==> inputs of job 5094 <==
Design ex2_1, start of the top module:
module ex2_1 (
	      input 		 clk, rst, validi,
	      input [31:0] 	 data_in,
	      output logic 	 valido, 
	      output logic [31:0] data_out
	      );
   enum 			 {S0, S1, S2} state, next;
   logic [31:0]  		 a1, a2, a3;
   logic [31:0]			 counter;
   always_ff @(posedge clk or posedge rst) begin
      if (rst) begin
	 data_out <= 32'b0;
	 valido <= 1'b0;
	 state = S0;
	 counter = 0;
	 a1 = 0;
	 a2 = 0;
	 a3 = 0;
      end
      else begin
	 case (state)
	   S0: begin
	      if (validi) 
		  	begin
		  		a1 = data_in;
		  		a2 += data_in;
		  		a3 *= data_in;
		  		data_out <= a2;
		 		if(counter > 2 && (counter % 3 == 0)) 
					begin
	 	 				valido <= 1'b1;
		 			end
		 		next = S1;
		 		counter += 1;
		  	end
		  else 
		  	begin
		 		next = S0;
		 		counter = 0;
				valido <= 1'b0;
	      	end
	   end
	   S1: begin
	      if (validi) 
		  	begin
		 		a1 *= data_in;
		 		a2 = data_in;
		 		a3 += data_in;
		 		data_out <= a3;
		 		if(counter > 2 && (counter % 3 == 1)) 
					begin
	 	 				valido <= 1'b1;
		 			end
		 		next = S2;
		 		counter += 1;
			end	      
		  else 
		  	begin
				next = S0;
				counter = 0;
				valido <= 1'b0;
		  	end
	   end
	   S2: begin
	      if (validi) 
		  	begin
		 		a1 += data_in;
		 		a2 *= data_in;
		 		a3 = data_in;
		 		data_out <= a1;
		 		if(counter % 3 == 2) 
					begin
		 				valido <= 1'b1;
		  			end
	      		next = S0;
		  		counter += 1;
			end
		  else 
		  	begin
				next = S0;
		 		counter = 0;
				valido <= 1'b0;
			end
	   end
	 endcase
	 state = next;
      end
   end
endmodule
Settings: LEC_CHECK=0, CAP_MARGIN=20, CELL_PAD_IN_SITES_GLOBAL_PLACEMENT=0, CORE_ASPECT_RATIO=1.04, CORE_MARGIN=2, CORE_UTILIZATION=72, CTS_CLUSTER_DIAMETER=77, HOLD_SLACK_MARGIN=-0.05, MIN_ROUTING_LAYER=met1, PLACE_DENSITY_LB_ADDON=0.15, SETUP_SLACK_MARGIN=-0.57, SLEW_MARGIN=20, TNS_END_PERCENT=85; clock period 7.47 ns.
run.sh (not shown) runs the stock make flow with config.mk's settings and CLKGATE_MAP_FILE=.
==> job 4486 (differences from job 5094) <==
Settings changed: CAP_MARGIN 20 to 10, CORE_ASPECT_RATIO 1.04 to default, CORE_UTILIZATION 72 to 17, HOLD_SLACK_MARGIN -0.05 to 0.13, MIN_ROUTING_LAYER met1 to met2, SETUP_SLACK_MARGIN -0.57 to default.
==> flow/constraint.sdc (replaced) <==
create_clock -name core_clock -period 7.17 [get_ports {clk}]
set_input_delay 1.4340 -clock core_clock [delete_from_list [all_inputs] [get_ports {clk}]]
set_output_delay 1.4340 -clock core_clock [all_outputs]
set_load 0.01 [all_outputs]
==> job 5935 (differences from job 5094) <==
Settings changed: CELL_PAD_IN_SITES_GLOBAL_PLACEMENT 0 to default, CORE_ASPECT_RATIO 1.04 to default, CORE_UTILIZATION 72 to 66, CTS_CLUSTER_DIAMETER 77 to default, HOLD_SLACK_MARGIN -0.05 to default, MIN_ROUTING_LAYER met1 to default, PLACE_DENSITY_LB_ADDON 0.15 to default, SETUP_SLACK_MARGIN -0.57 to default, TNS_END_PERCENT 85 to default.
==> flow/constraint.sdc (replaced) <==
create_clock -name core_clock -period 13.6 [get_ports {clk}]
set_input_delay 2.7200 -clock core_clock [delete_from_list [all_inputs] [get_ports {clk}]]
set_output_delay 2.7200 -clock core_clock [all_outputs]
set_load 0.01 [all_outputs]
==> job 1390 (differences from job 5094) <==
Settings changed: CORE_ASPECT_RATIO 1.04 to default, CORE_UTILIZATION 72 to 64, HOLD_SLACK_MARGIN -0.05 to 0.3, PLACE_DENSITY_LB_ADDON 0.15 to default, SETUP_SLACK_MARGIN -0.57 to default.
==> flow/constraint.sdc (replaced) <==
create_clock -name core_clock -period 9.11 [get_ports {clk}]
set_input_delay 1.8220 -clock core_clock [delete_from_list [all_inputs] [get_ports {clk}]]
set_output_delay 1.8220 -clock core_clock [all_outputs]
set_load 0.01 [all_outputs]
==> results <==
item                                                               job 5935                  job 4486                  job 1390                  job 5094
Status                                                       finished clean  finished with violations  finished with violations  finished with violations
Violated checks                                                           -              setup timing              setup timing              setup timing
CP Capture Point                                                     a1[31]                    a3[30]                    a2[31]                    a1[31]
Core area                                                        90290 um^2               353000 um^2                93470 um^2                83240 um^2
GR Util met2                                                         65.36%                    26.60%                    65.59%                    76.87%
Critical R2R Launch                                                   a2[5]                     a1[6]               counter[28]               counter[28]
Half-perimeter wire length of the detailed placement result       141800 um                 216500 um                 156500 um                 161700 um
Hold endpoint                                                      state[1]                  state[1]              data_out[14]               data_out[1]
Placed cell count                                                      8184                     12499                      8585                      8718
Final count of negative-setup-slack endpoints                             0                        48                         6                        49
Delay of the slowest critical-path stage                            0.63 ns                   0.59 ns                   0.51 ns                   0.59 ns
Die Footprint                                                    93900 um^2               359900 um^2                96800 um^2                86170 um^2
Critical path origin                                             data_in[3]                data_in[4]                data_in[4]                data_in[4]
Final cell area excluding filler cells                           62250 um^2                77930 um^2                67440 um^2                71360 um^2
Vertical die size                                                  306.4 um                  599.9 um                  311.1 um                  299.3 um
Worst-path fanout max                                                    42                         4                         7                         3
Routed wire length on met2                                         84120 um                 137200 um                  89950 um                  97810 um
Wire length of the first global-routing pass                      298400 um                 399400 um                 310300 um                 327600 um

* * *

==> exp/fjord <==
ex2_1 again, from the RTL that the note above started with.
==> flow/config.mk <==
export PLATFORM = sky130hd
export DESIGN_NAME = ex2_1
export DESIGN_NICKNAME = ex2_1
export VERILOG_FILES = /design/flow/design.v
export SDC_FILE = /design/flow/constraint.sdc
export NUM_CORES = 4
export LEC_CHECK = 0
export ABC_AREA = 0
export CAP_MARGIN = 20
export CORE_MARGIN = 2
export CORE_UTILIZATION = 72
export CTS_CLUSTER_DIAMETER = 374
export CTS_CLUSTER_SIZE = 100
export PLACE_DENSITY = 0.43
export SETUP_SLACK_MARGIN = -0.54
export SLEW_MARGIN = 20
export TNS_END_PERCENT = 15
==> flow/constraint.sdc <==
create_clock -name core_clock -period 5.48 [get_ports {clk}]
set_input_delay 1.0960 -clock core_clock [delete_from_list [all_inputs] [get_ports {clk}]]
set_output_delay 1.0960 -clock core_clock [all_outputs]
set_load 0.01 [all_outputs]
==> exp/cedar (differences from exp/fjord) <==
==> flow/config.mk (replaced) <==
export PLATFORM = sky130hd
export DESIGN_NAME = ex2_1
export DESIGN_NICKNAME = ex2_1
export VERILOG_FILES = /design/flow/design.v
export SDC_FILE = /design/flow/constraint.sdc
export NUM_CORES = 4
export LEC_CHECK = 0
export CAP_MARGIN = 20
export CORE_MARGIN = 2
export CORE_UTILIZATION = 72
export CTS_CLUSTER_SIZE = 34
export MAX_ROUTING_LAYER = met4
export PLACE_DENSITY_LB_ADDON = 0.28
export SLEW_MARGIN = 20
export TNS_END_PERCENT = 5
==> flow/constraint.sdc (replaced) <==
create_clock -name core_clock -period 8.94 [get_ports {clk}]
set_input_delay 1.7880 -clock core_clock [delete_from_list [all_inputs] [get_ports {clk}]]
set_output_delay 1.7880 -clock core_clock [all_outputs]
set_load 0.01 [all_outputs]
==> exp/indigo (differences from exp/fjord) <==
==> flow/config.mk (replaced) <==
export PLATFORM = sky130hd
export DESIGN_NAME = ex2_1
export DESIGN_NICKNAME = ex2_1
export VERILOG_FILES = /design/flow/design.v
export SDC_FILE = /design/flow/constraint.sdc
export NUM_CORES = 4
export LEC_CHECK = 0
export CAP_MARGIN = 20
export CORE_MARGIN = 2
export CORE_UTILIZATION = 72
export CTS_CLUSTER_DIAMETER = 119
export CTS_CLUSTER_SIZE = 10
export PLACE_DENSITY_LB_ADDON = 0.0
export SETUP_SLACK_MARGIN = 0.81
export SLEW_MARGIN = 20
==> flow/constraint.sdc (replaced) <==
create_clock -name core_clock -period 2.85 [get_ports {clk}]
set_input_delay 0.5700 -clock core_clock [delete_from_list [all_inputs] [get_ports {clk}]]
set_output_delay 0.5700 -clock core_clock [all_outputs]
set_load 0.01 [all_outputs]
==> qor summary <==
metric                                                                exp/cedar                 exp/indigo                exp/fjord
Biggest cell category by area in the final layout           combinational gates                          -      combinational gates
Run status                                                      failed layout checks  aborted with a tool error          failed layout checks
Failing step                                                                  -                    5_1_grt                        -
Violated checks                                            negative setup slack                          -     negative setup slack
Count of plain and timing-repair buffers in the layout                      564                          -                     1042
Clk slew on worst S/H paths                                               80 ps                          -                    70 ps
Met1 wire length                                                        68.0 mm                          -                  73.0 mm
Combinational gate area                                               49500 µm²                          -                50800 µm²
Total met2 wirelength after detailed routing                            87.1 mm                          -                  92.9 mm
Filler Cells Inserted                                                      5480                          -                     4610
Final-layout clock-cell area share                                       0.933%                          -                   0.787%
FF-to-FF path depth                                                          35                          -                       41
Post-CTS Setup Inserts                                                       50                        180                       76
Data arrival, critical path                                             9920 ps                          -                  9170 ps
Worst reg2reg setup slack                                                 60 ps                          -                 -3280 ps
Max Cap Violations                                                            0                          -                        0
Launching point of the worst reg2reg path               counter[28]$_DFFE_PP0N_                          -  counter[28]$_DFFE_PP0N_
# clk buffers                                                                17                          -                       17
Hold_ws                                                                  472 ps                          -                   479 ps
Tightest Pin Transition                                                 1010 ps                          -                  1140 ps
Number of DRC markers in iteration 0                                       5771                          -                     6545
Detailed Route WL                                                        198 mm                          -                   216 mm
Number of nets in the layout                                               9146                          -                     9624
FF-to-FF End                                                 valido$_DFFE_PP0P_                          -       valido$_DFFE_PP0P_
Tapcell Cnt                                                                1080                          -                     1080
Post-detailed-route via-to-cell ratio                                      6.18                          -                     6.20
